== build 5 ==
==> flow/design.v (excerpt) <==
module dlf_core (
   input             clk,
   input             rstn,
   input             dlf_en,
   input  [4:0]      tdc_dout,
   input  [17:0]     dlf_a2,
   input  [17:0]     dlf_a3,
   input  [17:0]     dlf_b1,
   input  [17:0]     dlf_b2,
   input  [14:0]     dlf_sdm_nc_in,
   output [15:0]     dlf_out,
   output            dlf_valid
   );
For scale: ~260 flip-flops, ~110 I/O pins.
clock: 15.5 ns
lec_check: 0
abc_area: 0
cap_margin: 30
cell_pad_in_sites_detail_placement: 1
cell_pad_in_sites_global_placement: 1
core_aspect_ratio: 0.72
core_margin: 2
core_utilization: 40
cts_cluster_diameter: 235
gpl_routability_driven: 1
max_routing_layer: met4
min_routing_layer: met1
place_density_lb_addon: 0.26
setup_slack_margin: 3.87
slew_margin: 15
tns_end_percent: 40
run.sh (not shown) runs the stock make flow with config.mk's settings and CLKGATE_MAP_FILE=.
Although build 5 finished all stages, its layout failed final checks on negative setup slack.
Input changes introduced in build 39 (baseline for comparison: build 5):
Settings: removing CELL_PAD_IN_SITES_DETAIL_PLACEMENT (formerly 1); changing CTS_CLUSTER_DIAMETER from 235 to 143; removing PLACE_DENSITY_LB_ADDON (formerly 0.26); changing CELL_PAD_IN_SITES_GLOBAL_PLACEMENT from 1 to 0; changing CORE_UTILIZATION from 40 to 71; changing CORE_ASPECT_RATIO from 0.72 to 0.71; changing SLEW_MARGIN from 15 to 20; changing CAP_MARGIN from 30 to 20; removing TNS_END_PERCENT (formerly 40); changing the clock period (ns, I/O delays scaled along) from 15.5 to 13.4.
## What came out
- Final checks on build 39, whose flow otherwise completed, came back failing, citing negative setup slack.
- Against build 5, build 39 comes in 15 points higher on final worst-path cycle share.
- On final-layout worst hold slack, build 5 and build 39 are basically level.
- Build 39 vs. build 5: setup slack shrank by 1570 ps, final wirelength went down by 10%.
--- input diff build 39..build 8 ---
Settings: a change of CORE_UTILIZATION from 71 to 40; a deleted CTS_CLUSTER_DIAMETER that had been 143; a deleted ABC_AREA that had been 0; a deleted GPL_ROUTABILITY_DRIVEN that had been 1; a deleted SETUP_SLACK_MARGIN that had been 3.87; a deleted MIN_ROUTING_LAYER that had been met1; a deleted MAX_ROUTING_LAYER that had been met4; a deleted CELL_PAD_IN_SITES_GLOBAL_PLACEMENT that had been 0; a deleted CORE_ASPECT_RATIO that had been 0.71; a change of the clock period (ns, I/O delays scaled along) from 13.4 to 24.1.
Notes after the runs:
Build 8 vs. build 39: sequential cell area held; transition at the pin with the smallest max-transition slack went down 35 ps; die size went up about 80%; final worst setup slack went up 6320 ps.
Build 8 was carried through to the last stage, and its layout satisfied the timing, DRC and antenna checks.
What build 2 does differently from build 8 at the input level:
Settings: CORE_UTILIZATION now 52, was 40; the clock period (ns, I/O delays scaled along) now 21.5, was 24.1.
--- outcome ---
- All of build 8 and build 2 finish clean.
- Compared with build 8, in build 2 vias per cell climbed 4.2%, first-pass GRT wire length saw little to no change.
- The maximum fanout encountered on the critical timing path in build 2 was lower than what build 8 gave.
- Higher final wirelength goes to build 8 over build 2.
- Diff build 8 -> build 2: met2 track demand over resource in global routing higher, die outline area lower, number of filler cells placed in the layout lower.

---

dlf_core again, from the RTL that the note above started with.
==> flow/design.v (excerpt) <==
module dlf_core (
   input             clk,
   input             rstn,
   input             dlf_en,
   input  [4:0]      tdc_dout,
   input  [17:0]     dlf_a2,
   input  [17:0]     dlf_a3,
   input  [17:0]     dlf_b1,
   input  [17:0]     dlf_b2,
   input  [14:0]     dlf_sdm_nc_in,
   output [15:0]     dlf_out,
   output            dlf_valid
   );
export LEC_CHECK = 0
export ABC_AREA = 1
export CAP_MARGIN = 20
export CELL_PAD_IN_SITES_GLOBAL_PLACEMENT = 2
export CORE_ASPECT_RATIO = 1.46
export CORE_MARGIN = 2
export CORE_UTILIZATION = 44
export CTS_CLUSTER_DIAMETER = 56
export GPL_ROUTABILITY_DRIVEN = 0
export GPL_TIMING_DRIVEN = 0
export MAX_ROUTING_LAYER = met4
export MIN_ROUTING_LAYER = met1
export PLACE_DENSITY_LB_ADDON = 0.09
export SETUP_SLACK_MARGIN = 4.54
export SLEW_MARGIN = 20
create_clock -name core_clock -period 15.5 [get_ports {clk}]
The starting point ran to the end with violations: negative setup slack.
==> next run, changes <==
- ABC_AREA: 1 -> default
- CELL_PAD_IN_SITES_GLOBAL_PLACEMENT: 2 -> default
- CORE_ASPECT_RATIO: 1.46 -> default
- CORE_UTILIZATION: 44 -> 72
- CTS_CLUSTER_DIAMETER: 56 -> default
- GPL_ROUTABILITY_DRIVEN: 0 -> default
- GPL_TIMING_DRIVEN: 0 -> default
- MIN_ROUTING_LAYER: met1 -> default
- PLACE_DENSITY_LB_ADDON: 0.09 -> default
- SETUP_SLACK_MARGIN: 4.54 -> default
- clock period: 15.5 -> 16.3 ns (I/O delays scaled with it)
The new run finished but failed the layout checks on negative setup slack.
Setup slack is worse by 0.23 ns.
Cell area rose by 1.4%.
Utilization rises by 34 points.
Wire length shrinks by 17%.
Non-clock buffer count grows by 375.
First-iteration DRC count rises by 51%.
Sequential share of layout area went down by 0.13 points.
==> next run, changes <==
- CAP_MARGIN: 20 -> 40
- SLEW_MARGIN: 20 -> 5
- clock period: 16.3 -> 15.8 ns (I/O delays scaled with it)
After rerunning: The new run reached the layout checks and failed them: negative setup slack. Non-clock buffer count goes down by 15. Via count is about the same. Synthesized cell count does not change. Setup slack gets worse by 0.12 ns. Worst hold slack improved by 0.0091 ns. Cell count is about the same. Register-to-register slack gets worse by 0.16 ns.
==> next run, changes <==
- CAP_MARGIN: 40 -> 20
- CORE_UTILIZATION: 72 -> 40
- MAX_ROUTING_LAYER: met4 -> default
- SLEW_MARGIN: 5 -> 35
- TNS_END_PERCENT: default -> 75
- clock period: 15.8 -> 25.0 ns (I/O delays scaled with it)
The new run ran to the end with no violations.
Worst hold slack loses 0.0093 ns.
Die size grows by well over a third.
Global-route usage shrinks by 20 points.
Non-clock buffer count shrinks by 751.
Via count shrinks by roughly a tenth.
Clock skew grows by 0.031 ns.
Flip-flop count stays the same.
==> next run, changes <==
- ABC_AREA: default -> 1
- CELL_PAD_IN_SITES_GLOBAL_PLACEMENT: default -> 2
- CORE_ASPECT_RATIO: default -> 0.7
- CORE_MARGIN: 2 -> 10
- CTS_CLUSTER_DIAMETER: default -> 50
- GPL_ROUTABILITY_DRIVEN: default -> 0
- MAX_ROUTING_LAYER: default -> met4
- MIN_ROUTING_LAYER: default -> met1
- PLACE_DENSITY: default -> 0.61
- SLEW_MARGIN: 35 -> 30
- TNS_END_PERCENT: 75 -> 15
Effect: Count of clock-buffer cells in the layout rose by 8; final area hardly moves; sequential share of layout area stays flat; core utilization increases by 0.47 points; wire length grows by 27%; hold slack improves by 0.0077 ns; maximum frequency climbs by 1.1%; die size increases by 7.6%; setup slack is better by 0.25 ns; non-clock buffer count went up by 20.
==> next run, changes <==
- ABC_AREA: 1 -> default
- CELL_PAD_IN_SITES_GLOBAL_PLACEMENT: 2 -> default
- CORE_ASPECT_RATIO: 0.7 -> default
- CORE_MARGIN: 10 -> 2
- CTS_CLUSTER_DIAMETER: 50 -> default
- GPL_ROUTABILITY_DRIVEN: 0 -> default
- MAX_ROUTING_LAYER: met4 -> default
- MIN_ROUTING_LAYER: met1 -> default
- PLACE_DENSITY: 0.61 -> default
- SLEW_MARGIN: 30 -> 20
- TNS_END_PERCENT: 15 -> default
- clock period: 25.0 -> 27.5 ns (I/O delays scaled with it)
Routed wire length came out lower by 22%. Register-to-register slack is better by 1.4 ns. Global-route usage came out lower by 3.6 points. Worst setup slack is better by 0.89 ns. Die size came out lower by about 7%. Sequential cell count does not change. Area after synthesis came out higher by 0.77%. Final area came out lower by about 0.37%.

---

Setup of wip/lagoon:
dlf_core again, from the RTL that the note above started with.
make LEC_CHECK=0 ABC_AREA=1 CAP_MARGIN=20 CELL_PAD_IN_SITES_DETAIL_PLACEMENT=0 CELL_PAD_IN_SITES_GLOBAL_PLACEMENT=1 CORE_ASPECT_RATIO=0.96 CORE_MARGIN=2 CORE_UTILIZATION=48 CTS_CLUSTER_DIAMETER=230 MAX_ROUTING_LAYER=met5 MIN_ROUTING_LAYER=met2 PLACE_DENSITY_LB_ADDON=0.2 SLEW_MARGIN=25 TNS_END_PERCENT=95 finish   # period 20.1 ns
wip/lagoon: PASS, flow complete, no timing, DRC or antenna violations
## Diff of input files: wip/xenon against wip/lagoon
Settings: clearing TNS_END_PERCENT, which used to be 95; clearing CELL_PAD_IN_SITES_GLOBAL_PLACEMENT, which used to be 1; clearing CTS_CLUSTER_DIAMETER, which used to be 230; swapping 25 for 20 in SLEW_MARGIN; swapping 48 for 40 in CORE_UTILIZATION; clearing ABC_AREA, which used to be 1; clearing PLACE_DENSITY_LB_ADDON, which used to be 0.2; clearing MAX_ROUTING_LAYER, which used to be met5; clearing CELL_PAD_IN_SITES_DETAIL_PLACEMENT, which used to be 0; clearing MIN_ROUTING_LAYER, which used to be met2; clearing CORE_ASPECT_RATIO, which used to be 0.96; swapping 20.1 for 25.0 in the clock period (ns, I/O delays scaled along).
Results
- Across both runs, critical path's largest stage delay was higher for wip/xenon than for wip/lagoon.
- For synthesized cell count, dividing the value from wip/xenon by the value from wip/lagoon gives 0.912.
- wip/lagoon has a lower worst setup slack than wip/xenon.
#### Input delta (wip/umber over wip/xenon)
Settings: setting TNS_END_PERCENT to 15 for the first time; changing CAP_MARGIN from 20 to 15; changing SLEW_MARGIN from 20 to 35; setting MAX_ROUTING_LAYER to met4 for the first time; setting ABC_AREA to 1 for the first time; setting CORE_ASPECT_RATIO to 0.7 for the first time.
Results
Final instance area (wip/umber over wip/xenon): decrease, 390 um2
Max post-synthesis share of cell area spent on and-or and or-and gates across wip/xenon and wip/umber: wip/xenon
The higher post-synth design cell area came out of wip/xenon.
Area of the multi-input gates, wip/umber vs wip/xenon: down by a few percent
Count of clock buffers in the final design for wip/umber: 8.0% down relative to wip/xenon
In terms of sequential share of layout area, wip/umber and wip/xenon differ only marginally.
Input-level comparison between wip/quartz and wip/umber:
Settings: SLEW_MARGIN: 35 -> 20; TNS_END_PERCENT: 15 -> 25; GPL_TIMING_DRIVEN: unset -> 0; CORE_ASPECT_RATIO: 0.7 -> unset; GPL_ROUTABILITY_DRIVEN: unset -> 0; CAP_MARGIN: 15 -> 40; CTS_CLUSTER_DIAMETER: unset -> 81.
==> comparison <==
wip/quartz | stages: all done | timing, DRC, antenna: all pass. wip/quartz ends up with higher HPWL after detailed placement than wip/umber does. wip/quartz: final cell count is 192 higher than what wip/umber reported. In wip/quartz, the worst setup slack came out 680 ps below the value in wip/umber. Compared with wip/umber, wip/quartz ends up with more cell area. Height of the chip delta for wip/quartz relative to wip/umber: about 20% higher. dlf_sdm_nc_in[2] as the source of the critical timing path was reported by wip/umber, and dlf_sdm_nc_in[0] by wip/quartz. Re final critical-path required period: wip/umber and wip/quartz aren't equal, and the higher value belongs to wip/quartz. Area inside the core boundary across wip/umber and wip/quartz: no real change.

---

job 103:
dlf_core again, from the RTL that the note above started with.
clock: 20.4 ns
lec_check: 0
abc_area: 0
cap_margin: 20
cell_pad_in_sites_global_placement: 0
core_aspect_ratio: 1.46
core_margin: 2
core_utilization: 71
cts_cluster_diameter: 143
gpl_routability_driven: 1
max_routing_layer: met4
min_routing_layer: met1
place_density_lb_addon: 0.09
setup_slack_margin: 3.87
slew_margin: 20
Job 103 was carried through to the last stage, and its layout satisfied the timing, DRC and antenna checks.
Setup changes, job 103 to job 102
Settings: clearing CTS_CLUSTER_DIAMETER, which used to be 143; clearing MIN_ROUTING_LAYER, which used to be met1; clearing PLACE_DENSITY_LB_ADDON, which used to be 0.09; clearing SETUP_SLACK_MARGIN, which used to be 3.87; clearing ABC_AREA, which used to be 0; clearing GPL_ROUTABILITY_DRIVEN, which used to be 1; clearing CORE_ASPECT_RATIO, which used to be 1.46; swapping 71 for 11 in CORE_UTILIZATION; clearing CELL_PAD_IN_SITES_GLOBAL_PLACEMENT, which used to be 0; clearing MAX_ROUTING_LAYER, which used to be met4; swapping 20.4 for 37.5 in the clock period (ns, I/O delays scaled along).
- Comparing job 102 and job 103, the lower total detailed-routing wirelength was measured on job 103.
- A end point of the critical path of loop_filter_1.BodyDelay2_out1[13] is what job 103 shows, while loop_filter_1.BodyDelay2_out1[3] belongs to job 102.

---

Starting RTL as in the previous note.
export LEC_CHECK = 0
export ABC_AREA = 1
export CAP_MARGIN = 20
export CORE_MARGIN = 2
export CORE_UTILIZATION = 63
export CTS_CLUSTER_SIZE = 97
export SLEW_MARGIN = 20
export TNS_END_PERCENT = 15
create_clock -name core_clock -period 16.5 [get_ports {clk}]
The baseline finished but failed the layout checks on negative setup slack.
Next try:
ABC_AREA = default   (was 1)
CORE_UTILIZATION = 40   (was 63)
CTS_CLUSTER_SIZE = default   (was 97)
SETUP_SLACK_MARGIN = -1.83   (was default)
TNS_END_PERCENT = default   (was 15)
clock period = 24.1 ns   (was 16.5 ns; I/O delays follow)
With this change the flow ran to the end with no violations.
Cell count fell by 7.2%.
Design area fell by 8.8%.
Setup slack is better by 1.7 ns.
Critical path depth fell by 16.
Area after synthesis rose by 0.77%.
Via count fell by 13%.
Non-clock buffer count fell by 783.
Die size rose by 58%.
Global-route usage fell by 15 points.
Next try:
CTS_CLUSTER_DIAMETER = 81   (was default)
GPL_TIMING_DRIVEN = 0   (was default)
SETUP_SLACK_MARGIN = default   (was -1.83)
clock period = 25.0 ns   (was 24.1 ns; I/O delays follow)
=> The changed run ran to the end with no violations. Core utilization rises by 0.60 points. Non-clock buffer count rises by 195. Worst setup slack improved by 0.28 ns. Die size does not change.

---

Setup of wip/onyx:
dlf_core again, from the RTL that the note above started with.
Settings: LEC_CHECK=0, CAP_MARGIN=0, CORE_MARGIN=2, CORE_UTILIZATION=71, CTS_CLUSTER_SIZE=36, HOLD_SLACK_MARGIN=-0.05, SETUP_SLACK_MARGIN=4.05, SLEW_MARGIN=20; clock period 13.7 ns.
Although it ran to completion, wip/onyx produced a layout that fails the final checks because of setup timing.
Here is what was changed in the inputs of wip/fjord compared with wip/onyx.
- CORE_UTILIZATION: 71 -> 63
- CTS_CLUSTER_SIZE: 36 -> unset
- SETUP_SLACK_MARGIN: 4.05 -> unset
- ABC_AREA: unset -> 1
- CAP_MARGIN: 0 -> 20
- HOLD_SLACK_MARGIN: -0.05 -> unset
- the clock period (ns, I/O delays scaled along): 13.7 -> 37.5
==> comparison <==
wip/fjord ran to completion and came out clean on the timing, DRC and antenna checks. Compared with wip/onyx, in wip/fjord met2 routed wirelength went down by 3.5 mm; routed wire length went up by about 0.9%; synthesized cell count went up by 649; post-route standard cell area excluding fillers went down by 8100 sq um. Between wip/fjord and wip/onyx, it is wip/fjord whose first-pass GRT wire length is higher, by 3.6 mm. wip/fjord ended with less number of buffers inserted by post-CTS setup repair than wip/onyx. Sequential cell area across wip/onyx and wip/fjord: no real change. Looking at top routing layer in use, the met5 result is from wip/fjord; the met4 one comes from wip/onyx. When wip/fjord is set beside wip/onyx, its met1 wire length turns out to be 7.1% larger. Minimum setup slack in the final design delta (wip/fjord − wip/onyx): favourable. wip/fjord: number of antenna violations at the first check in global routing 2 above wip/onyx.
